==> inputs of 08-12 <==
==> flow/design.v <==
module a23_multiply (
input                       i_clk,
input                       i_rst,           
input                       i_fetch_stall,
input       [31:0]          i_a_in,          
input       [31:0]          i_b_in,          
input       [1:0]           i_function,
input                       i_execute,
output      [31:0]          o_out,
output      [1:0]           o_flags,         
output reg                  o_done           
);
wire        enable;
wire        accumulate;
wire [33:0] multiplier;
wire [33:0] multiplier_bar;
wire [33:0] sum;
wire [33:0] sum34_b;
reg  [5:0]  count;
reg  [5:0]  count_nxt;
reg  [67:0] product;
reg  [67:0] product_nxt;
reg  [1:0]  flags_nxt;
wire [32:0] sum_acc1;            
assign enable         = i_function[0];
assign accumulate     = i_function[1];
assign multiplier     =  { 2'd0, i_a_in} ;
assign multiplier_bar = ~{ 2'd0, i_a_in} + 34'd1 ;
assign sum34_b        =  product[1:0] == 2'b01 ? multiplier     :
                         product[1:0] == 2'b10 ? multiplier_bar :
                                                 34'd0          ;
    assign sum =  product[67:34] + sum34_b;
    assign sum_acc1 = {1'd0, product[32:1]} + {1'd0, i_a_in};
always @*
    begin
    count_nxt           = count;
    product_nxt         = product;
    flags_nxt   = { product[32], product[32:1] == 32'd0 }; 
    if ( count == 6'd0 )
        product_nxt = {33'd0, 1'd0, i_b_in, 1'd0 } ;
    else if ( count <= 6'd33 )
        product_nxt = { sum[33], sum, product[33:1]} ;
    else if ( count == 6'd34 && accumulate )
        begin
        product_nxt         = { product[64:33], sum_acc1[31:0], 1'd0};  
        end
    if (count == 6'd0)   
        count_nxt   = enable ? 6'd1 : 6'd0;
    else if ((count == 6'd34 && !accumulate) ||   
             (count == 6'd35 &&  accumulate)  )   
        count_nxt   = 6'd0;
    else
        count_nxt   = count + 1'd1;
    end
always @ ( posedge i_clk )
    if ( i_rst )
        begin
        count           <= 6'd0;
        o_done          <= 1'd0;
        end
    else if ( !i_fetch_stall )
        begin
        count           <= i_execute ? count_nxt          : count;           
        product         <= i_execute ? product_nxt        : product;        
        o_done          <= i_execute ? count == 6'd31     : o_done;          
        end
assign o_out   = product[32:1]; 
assign o_flags = flags_nxt;
endmodule
module amber_mul (
input                       i_clk,
input                       i_rst,           
input                       i_start,
input                       i_accumulate,    
input       [31:0]          i_a,             
input       [31:0]          i_b,             
input       [31:0]          i_c,             
output                      o_ready,
output                      o_done,
output      [31:0]          o_result,
output      [1:0]           o_flags          
);
reg         busy;
reg         acc_q;
reg  [31:0] a_q;
reg  [31:0] c_q;
reg         done_d1;
reg         done_d2;
reg         done_d3;
wire        mult_done;
wire        take;
wire [31:0] mult_a;
wire [1:0]  mult_function;
assign take          = i_start && !busy;
assign o_ready       = !busy;
assign mult_a        = done_d2 ? c_q : a_q;
assign mult_function = busy ? { acc_q, 1'd0 } : { i_accumulate, take };
always @ ( posedge i_clk )
    if ( take )
        begin
        acc_q <= i_accumulate;
        a_q   <= i_a;
        c_q   <= i_c;
        end
always @ ( posedge i_clk )
    if ( i_rst )
        begin
        busy    <= 1'd0;
        done_d1 <= 1'd0;
        done_d2 <= 1'd0;
        done_d3 <= 1'd0;
        end
    else
        begin
        busy    <= take ? 1'd1 : ( o_done ? 1'd0 : busy );
        done_d1 <= mult_done;
        done_d2 <= done_d1;
        done_d3 <= done_d2 && acc_q;
        end
assign o_done = busy && ( acc_q ? done_d3 : done_d2 );
a23_multiply u_multiply (
    .i_clk          ( i_clk          ),
    .i_rst          ( i_rst          ),
    .i_fetch_stall  ( 1'd0           ),
    .i_a_in         ( mult_a         ),
    .i_b_in         ( i_b            ),
    .i_function     ( mult_function  ),
    .i_execute      ( 1'd1           ),
    .o_out          ( o_result       ),
    .o_flags        ( o_flags        ),
    .o_done         ( mult_done      )
);
endmodule
==> flow/run.sh <==
#!/bin/bash
# the make line also repeats each setting of config.mk as NAME=value (left out here)
make -C /OpenROAD-flow-scripts/flow DESIGN_CONFIG=/design/flow/config.mk WORK_HOME=/design/flow/orfs CLKGATE_MAP_FILE= finish
==> flow/config.mk <==
export PLATFORM = sky130hd
export DESIGN_NAME = amber_mul
export DESIGN_NICKNAME = amber_mul
export VERILOG_FILES = /design/flow/design.v
export SDC_FILE = /design/flow/constraint.sdc
export NUM_CORES = 4
export LEC_CHECK = 0
export CAP_MARGIN = 20
export CORE_MARGIN = 2
export CORE_UTILIZATION = 71
export CTS_CLUSTER_SIZE = 35
export PLACE_DENSITY = 0.81
export SLEW_MARGIN = 20
==> flow/constraint.sdc <==
create_clock -name core_clock -period 4.63 [get_ports {i_clk}]
set_input_delay 0.9260 -clock core_clock [delete_from_list [all_inputs] [get_ports {i_clk}]]
set_output_delay 0.9260 -clock core_clock [all_outputs]
set_load 0.01 [all_outputs]
==> 02-06 (differences from 08-12) <==
Settings changed: ABC_AREA set to 0, CORE_UTILIZATION 71 to 72, CTS_CLUSTER_DIAMETER set to 397, CTS_CLUSTER_SIZE 35 to 99, PLACE_DENSITY 0.81 to 0.6, SETUP_SLACK_MARGIN set to 0.14.
==> flow/constraint.sdc (replaced) <==
create_clock -name core_clock -period 1.34 [get_ports {i_clk}]
set_input_delay 0.2680 -clock core_clock [delete_from_list [all_inputs] [get_ports {i_clk}]]
set_output_delay 0.2680 -clock core_clock [all_outputs]
set_load 0.01 [all_outputs]
==> notes.md <==
Results of an implementation run.

Routability-driven placement finished with a final weighted congestion of 1.03. The share of the core filled by cells before placement is 0.735. The first error in the log reads "[ERROR DPL-0038] Utilization greater than 100%, impossible to legalize". The floorplan step defined a die boundary enclosing 15,100 µm².

The number of buffers added on ports is 135. The overall die width is 123 µm. The flow did not finish.

Sorting the synthesized cells by area gives the leading types as edfxtp_1 (39%), ha_1 (8.5%), xnor2_1 (4.3%). According to the floorplan report, the die height is 123 µm. Of the total synthesized cell area, the portion taken by full adders, half adders and majority gates is 0.0885. The stopping stage is detailed placement.

The core footprint is 13,900 µm². The gate count after technology mapping is 1,020.
[end of results for 02-06]
==> notes.md <==
Notes on the physical design

The flow ran to the end, but the layout failed its checks. The layout checks failed on setup timing. Across all setup checks in the final design, the least slack found is -0.149 ns. The count of endpoints failing setup in the final report is 5. According to the floorplan report, the die width is 124 µm. Synthesis handed over a netlist of 1,020 instances. By area the synthesized netlist is led by edfxtp_1 (39%), ha_1 (8.5%), xnor2_1 (4.3%).
[end of results for 08-12]
